Design reuleaux, start of the top module:
module reuleaux(input logic clk, input logic rst_n, input logic [2:0] colour,
                input logic [7:0] centre_x, input logic [6:0] centre_y, input logic [7:0] diameter,
                input logic start, output logic done,
                output logic [7:0] vga_x, output logic [6:0] vga_y,
                output logic [2:0] vga_colour, output logic vga_plot);
localparam RESET = 4'b0000;
localparam CIRCLE_1 = 4'b0001;
localparam CIRCLE_2 = 4'b0010;
localparam CIRCLE_3 = 4'b0011;
localparam DONE = 4'b0100;
logic [7:0] corner_x1, corner_y1, corner_x2, corner_y2, corner_x3, corner_y3;
logic circle_1_start, circle_2_start, circle_3_start, circle_1_done, circle_2_done, circle_3_done, circle_1_plot, circle_2_plot, circle_3_plot; 
logic [7:0] circle_1_x, circle_2_x, circle_3_x;
logic [6:0] circle_1_y, circle_2_y, circle_3_y;
logic [3:0] state, next_state;
logic [2:0] circle_1_colour_out, circle_2_colour_out, circle_3_colour_out;
assign vga_colour = colour; 
assign corner_x1 = centre_x + (diameter / 2); 
assign corner_y1 = centre_y + (((diameter * 978122)/564719)/6);
assign corner_x2 = centre_x - (diameter / 2);
assign corner_y2 = centre_y + (((diameter * 978122)/564719)/6);
assign corner_x3 = centre_x;
assign corner_y3 = centre_y - (((diameter * 978122)/564719)/3);
circle circle_1(.clk(clk), .rst_n(rst_n),  .colour(colour),
	.centre_x(corner_x1), .centre_y(corner_y1), .radius(diameter),
  ...
Settings: LEC_CHECK=0, ABC_AREA=1, CAP_MARGIN=20, CORE_ASPECT_RATIO=0.92, CORE_MARGIN=8, CORE_UTILIZATION=72, CTS_CLUSTER_DIAMETER=50, CTS_CLUSTER_SIZE=10, MAX_ROUTING_LAYER=met4, PLACE_DENSITY_LB_ADDON=0.2, SETUP_SLACK_MARGIN=5.0, SLEW_MARGIN=20; clock period 25.4 ns.
run.sh (not shown) runs the stock make flow with config.mk's settings and CLKGATE_MAP_FILE=.
The baseline died in global routing (5_1_grt).
Edit:
ABC_AREA = unset   (was 1)
CORE_ASPECT_RATIO = unset   (was 0.92)
CORE_MARGIN = 2   (was 8)
CORE_UTILIZATION = 40   (was 72)
CTS_CLUSTER_DIAMETER = unset   (was 50)
CTS_CLUSTER_SIZE = unset   (was 10)
MAX_ROUTING_LAYER = unset   (was met4)
PLACE_DENSITY_LB_ADDON = unset   (was 0.2)
SETUP_SLACK_MARGIN = unset   (was 5.0)
clock period = 34.0 ns   (was 25.4 ns; I/O delays follow)
=>
- With this change the flow went through all stages and came out clean
- die size rises by 55%
- synthesized cell count falls by 21%
- area after synthesis falls by 3.2%
Edit:
CELL_PAD_IN_SITES_GLOBAL_PLACEMENT = 1   (was unset)
CORE_ASPECT_RATIO = 0.57   (was unset)
GPL_ROUTABILITY_DRIVEN = 0   (was unset)
Via count came out higher by 6.0%.
Synthesized cell count is unchanged.
Wire length came out higher by 23%.
Hold slack gets worse by 0.0055 ns.
Sequential share of layout area came out lower by 0.21 points.
Count of clock-buffer cells in the layout is unchanged.
Edit:
ABC_AREA = 0   (was unset)
CELL_PAD_IN_SITES_GLOBAL_PLACEMENT = unset   (was 1)
CORE_ASPECT_RATIO = unset   (was 0.57)
CORE_MARGIN = 10   (was 2)
CTS_CLUSTER_DIAMETER = 324   (was unset)
CTS_CLUSTER_SIZE = 99   (was unset)
GPL_ROUTABILITY_DRIVEN = unset   (was 0)
SETUP_SLACK_MARGIN = -0.55   (was unset)
TNS_END_PERCENT = 5   (was unset)
The changed run went through all stages and came out clean.
Critical path depth went up by 6.
Flip-flop count stays the same.
Clock skew barely changes.
Area after synthesis does not change.
Count of clock-buffer cells in the layout does not change.
Worst setup slack gets worse by 0.22 ns.
Worst hold slack gets better by 0.0034 ns.
Non-clock buffer count went down by 42.
Design area went down by 2.1%.
Global-route usage went down by 7.4 points.

---

## job 101
Starting RTL as in the previous note.
// reuleaux
module reuleaux(input logic clk, input logic rst_n, input logic [2:0] colour,
                input logic [7:0] centre_x, input logic [6:0] centre_y, input logic [7:0] diameter,
                input logic start, output logic done,
                output logic [7:0] vga_x, output logic [6:0] vga_y,
                output logic [2:0] vga_colour, output logic vga_plot);
Settings: LEC_CHECK=0, ABC_AREA=1, CAP_MARGIN=20, CORE_ASPECT_RATIO=0.5, CORE_MARGIN=8, CORE_UTILIZATION=15, CTS_CLUSTER_DIAMETER=362, CTS_CLUSTER_SIZE=98, SLEW_MARGIN=20; clock period 42.8 ns.
Job 101 went all the way through the flow, and no timing, DRC or antenna check failed.
Inputs modified between job 101 and job 102:
# job 101
export LEC_CHECK = 0
export ABC_AREA = 1
export CAP_MARGIN = 20
export CORE_ASPECT_RATIO = 0.5
export CORE_MARGIN = 8
export CORE_UTILIZATION = 15
export CTS_CLUSTER_DIAMETER = 362
export CTS_CLUSTER_SIZE = 98
export SLEW_MARGIN = 20
create_clock -name core_clock -period 42.8 [get_ports {clk}]
# job 102
export LEC_CHECK = 0
export ABC_AREA = 1
export CAP_MARGIN = 20
export CORE_MARGIN = 2
export CORE_UTILIZATION = 72
export PLACE_DENSITY_LB_ADDON = 0.21
export SLEW_MARGIN = 20
create_clock -name core_clock -period 23.1 [get_ports {clk}]
Results
- As the logs show, job 102 stopped at global routing after a tool error, so it never reached the end of the flow.
- Per the comparison of job 102 with job 101, worst setup slack before clock tree synthesis -8.38 ns; effective utilization at floorplan +57 points; cell area after placement +6.3%; placer congestion estimate +0.18; number of cells in Yosys stat ~0 delta.
- Job 102 against job 101: number of buffers inserted to repair setup after CTS increased 85; total die area decreased about 80%; number of instances in the synthesized netlist shows no meaningful change.
Edits applied to the flow inputs when going from job 102 to job 103:
# job 102
export LEC_CHECK = 0
export ABC_AREA = 1
export CAP_MARGIN = 20
export CORE_MARGIN = 2
export CORE_UTILIZATION = 72
export PLACE_DENSITY_LB_ADDON = 0.21
export SLEW_MARGIN = 20
create_clock -name core_clock -period 23.1 [get_ports {clk}]
# job 103
export LEC_CHECK = 0
export CAP_MARGIN = 20
export CORE_MARGIN = 2
export CORE_UTILIZATION = 40
export SETUP_SLACK_MARGIN = 5.0
export SLEW_MARGIN = 20
create_clock -name core_clock -period 33.4 [get_ports {clk}]
### Flow results
Re initial cell density of the core: job 103 is 32 points down on job 102. Summary of the comparison: area of the core is higher in job 103, relative to job 102. NOTE: netlist area before placement in job 103 falls short of that of job 102. Relative to job 102, the overall die area of job 103 is higher by 73%. Job 103: done, clean on timing, DRC and antenna. On job 103: number of rows in the core area is 32% higher than what job 102 gave. Post-CTS setup buffer count (job 103 / job 102): 1.9. Taking job 103 over job 102, the synthesized cell count ratio works out to 0.79.

---

reuleaux again, from the RTL that the note above started with.
Settings: LEC_CHECK=0, ABC_AREA=1, CAP_MARGIN=20, CORE_MARGIN=10, CORE_UTILIZATION=40, CTS_CLUSTER_DIAMETER=74, CTS_CLUSTER_SIZE=99, PLACE_DENSITY=0.86, SETUP_SLACK_MARGIN=-0.55, SLEW_MARGIN=20, TNS_END_PERCENT=5; clock period 34.0 ns.
The baseline completed with no timing, DRC or antenna violations.
Change:
- ABC_AREA: 1 -> default
- CORE_MARGIN: 10 -> 2
- CTS_CLUSTER_DIAMETER: 74 -> default
- CTS_CLUSTER_SIZE: 99 -> default
- PLACE_DENSITY: 0.86 -> default
- SETUP_SLACK_MARGIN: -0.55 -> default
- TNS_END_PERCENT: 5 -> default
- clock period: 34.0 -> 33.4 ns (I/O delays scaled with it)
Result:
- clock-buffer cell count decreases by 1
- cell area goes down slightly
Change:
- CORE_UTILIZATION: 40 -> 61
- SETUP_SLACK_MARGIN: default -> 5.0
- clock period: 33.4 -> 18.7 ns (I/O delays scaled with it)
What happened: The changed run completed and failed the layout checks on negative setup slack; final area goes up by about a fifth; sequential cell count does not change; register-to-register slack got worse by 15000 ps.
Change:
- clock period: 18.7 -> 20.3 ns (I/O delays scaled with it)
The changed run completed and failed the layout checks on negative setup slack.
Design area stays flat.
Sequential share of layout area hardly moves.
Setup slack gets better by 840 ps.
Final cell count does not change.
Via count fell by 2.4%.
Flip-flop count does not change.
Wire length shrinks by 4.8%.
Critical path depth goes down by 4.

---

run 1:
Starting RTL as in the previous note.
make LEC_CHECK=0 ABC_AREA=1 CAP_MARGIN=20 CORE_MARGIN=2 CORE_UTILIZATION=66 CTS_CLUSTER_DIAMETER=341 SETUP_SLACK_MARGIN=-0.57 SLEW_MARGIN=20 finish   # period 24.4 ns
Run 1 finished all stages; layout check result: FAIL, due to setup timing.
### run 1 -> run 2
Settings: a deleted ABC_AREA that had been 1; a deleted CTS_CLUSTER_DIAMETER that had been 341; a deleted SETUP_SLACK_MARGIN that had been -0.57; a change of CORE_UTILIZATION from 66 to 53; a change of the clock period (ns, I/O delays scaled along) from 24.4 to 17.5.
==> results <==
Although it ran to completion, run 2 produced a layout that fails the final checks because of setup timing. Diff run 1 -> run 2 | required time reported for the critical path endpoint | decrease of 5.52 ns. In the metrics for run 1 and run 2, the one carrying the higher layout buffering overhead excluding clock cells is run 2. Run 2 against run 1: mean area per synthesized cell now sits higher. Area of the mapped netlist: run 2 vs run 1 down 3.2%.
Input-level comparison between run 3 and run 2:
Settings: CORE_UTILIZATION now 35, was 53; the clock period (ns, I/O delays scaled along) now 33.4, was 17.5.
==> comparison <==
Of run 2 and run 3, only run 3 finishes the flow clean.
Finished, but not clean: run 2, with setup timing.
From run 2 to run 3 the numbers moved as follows: synthesis-to-finish area growth went down, global route total overflow now sits at about the same level, row count has increased, part of the cycle the worst path needs dropped 40 points.
Input changes introduced in run 4 (baseline for comparison: run 3):
Settings: a change of CORE_UTILIZATION from 35 to 60; a change of CORE_MARGIN from 2 to 8; an added CORE_ASPECT_RATIO of 0.5; a change of the clock period (ns, I/O delays scaled along) from 33.4 to 42.8.
--- outcome ---
Run 4 has utilization above what run 3 had.
Clock latency on the worst-skew pair | run 4 below run 3
Run 4 vs run 3, highest metal layer with signal wires: met5 vs met4
Run 4: sequential share of layout area 0.84 points above run 3
| instance count of the mapped netlist | run 3 vs run 4 | ≈ equal |
Looking at run 4 and run 3, the multi-input combinational cell count is a wash.
On portion of the layout cell area used by non-clock buffers: run 4 sits below run 3.
Between run 3 and run 4, the flow reports number of cell rows decreasing by more than a quarter.
Routed wire length (higher): run 3
Changes observed in run 4 relative to run 3: final design area excluding fillers decreased 1600 sq um, number of instances in the placed design went down by 568.
[inputs] run 5 vs run 4
Settings: a change of CORE_UTILIZATION from 60 to 30; an added PLACE_DENSITY of 0.87; an added CTS_CLUSTER_SIZE of 97; an added CTS_CLUSTER_DIAMETER of 74; an added ABC_AREA of 1.
Results
Comparing run 4 and run 5, the lower worst hold slack was measured on run 5.
Run 5 reports its dominant kind of combinational cell as simple AND/OR/NAND/NOR gates while run 4 reports AND-OR/OR-AND gates.
When run 5 is measured against run 4, its number of ordinary and repair buffers in the finished layout turns out 12 lower.
Run 4 → run 5: final-layout clock buffer total now sits higher, synthesized cell count now sits higher, final routed wirelength across all metal layers now sits lower.
#### Input delta (run 6 over run 5)
Settings: putting PLACE_DENSITY_LB_ADDON at 0.0 where nothing was set; clearing PLACE_DENSITY, which used to be 0.87; swapping 74 for 221 in CTS_CLUSTER_DIAMETER.
--- outcome ---
Between run 6 and run 5, the proportion of cell area occupied by multi-input gates does not differ in any meaningful way.
On run 6: post-detailed-route via-to-cell ratio is about 3.2% lower than what run 5 gave.
Diff run 5 -> run 6: clock insertion delay at the later pin of the skew report saw an increase, portion of the layout cell area used by clock cells saw little to no change.
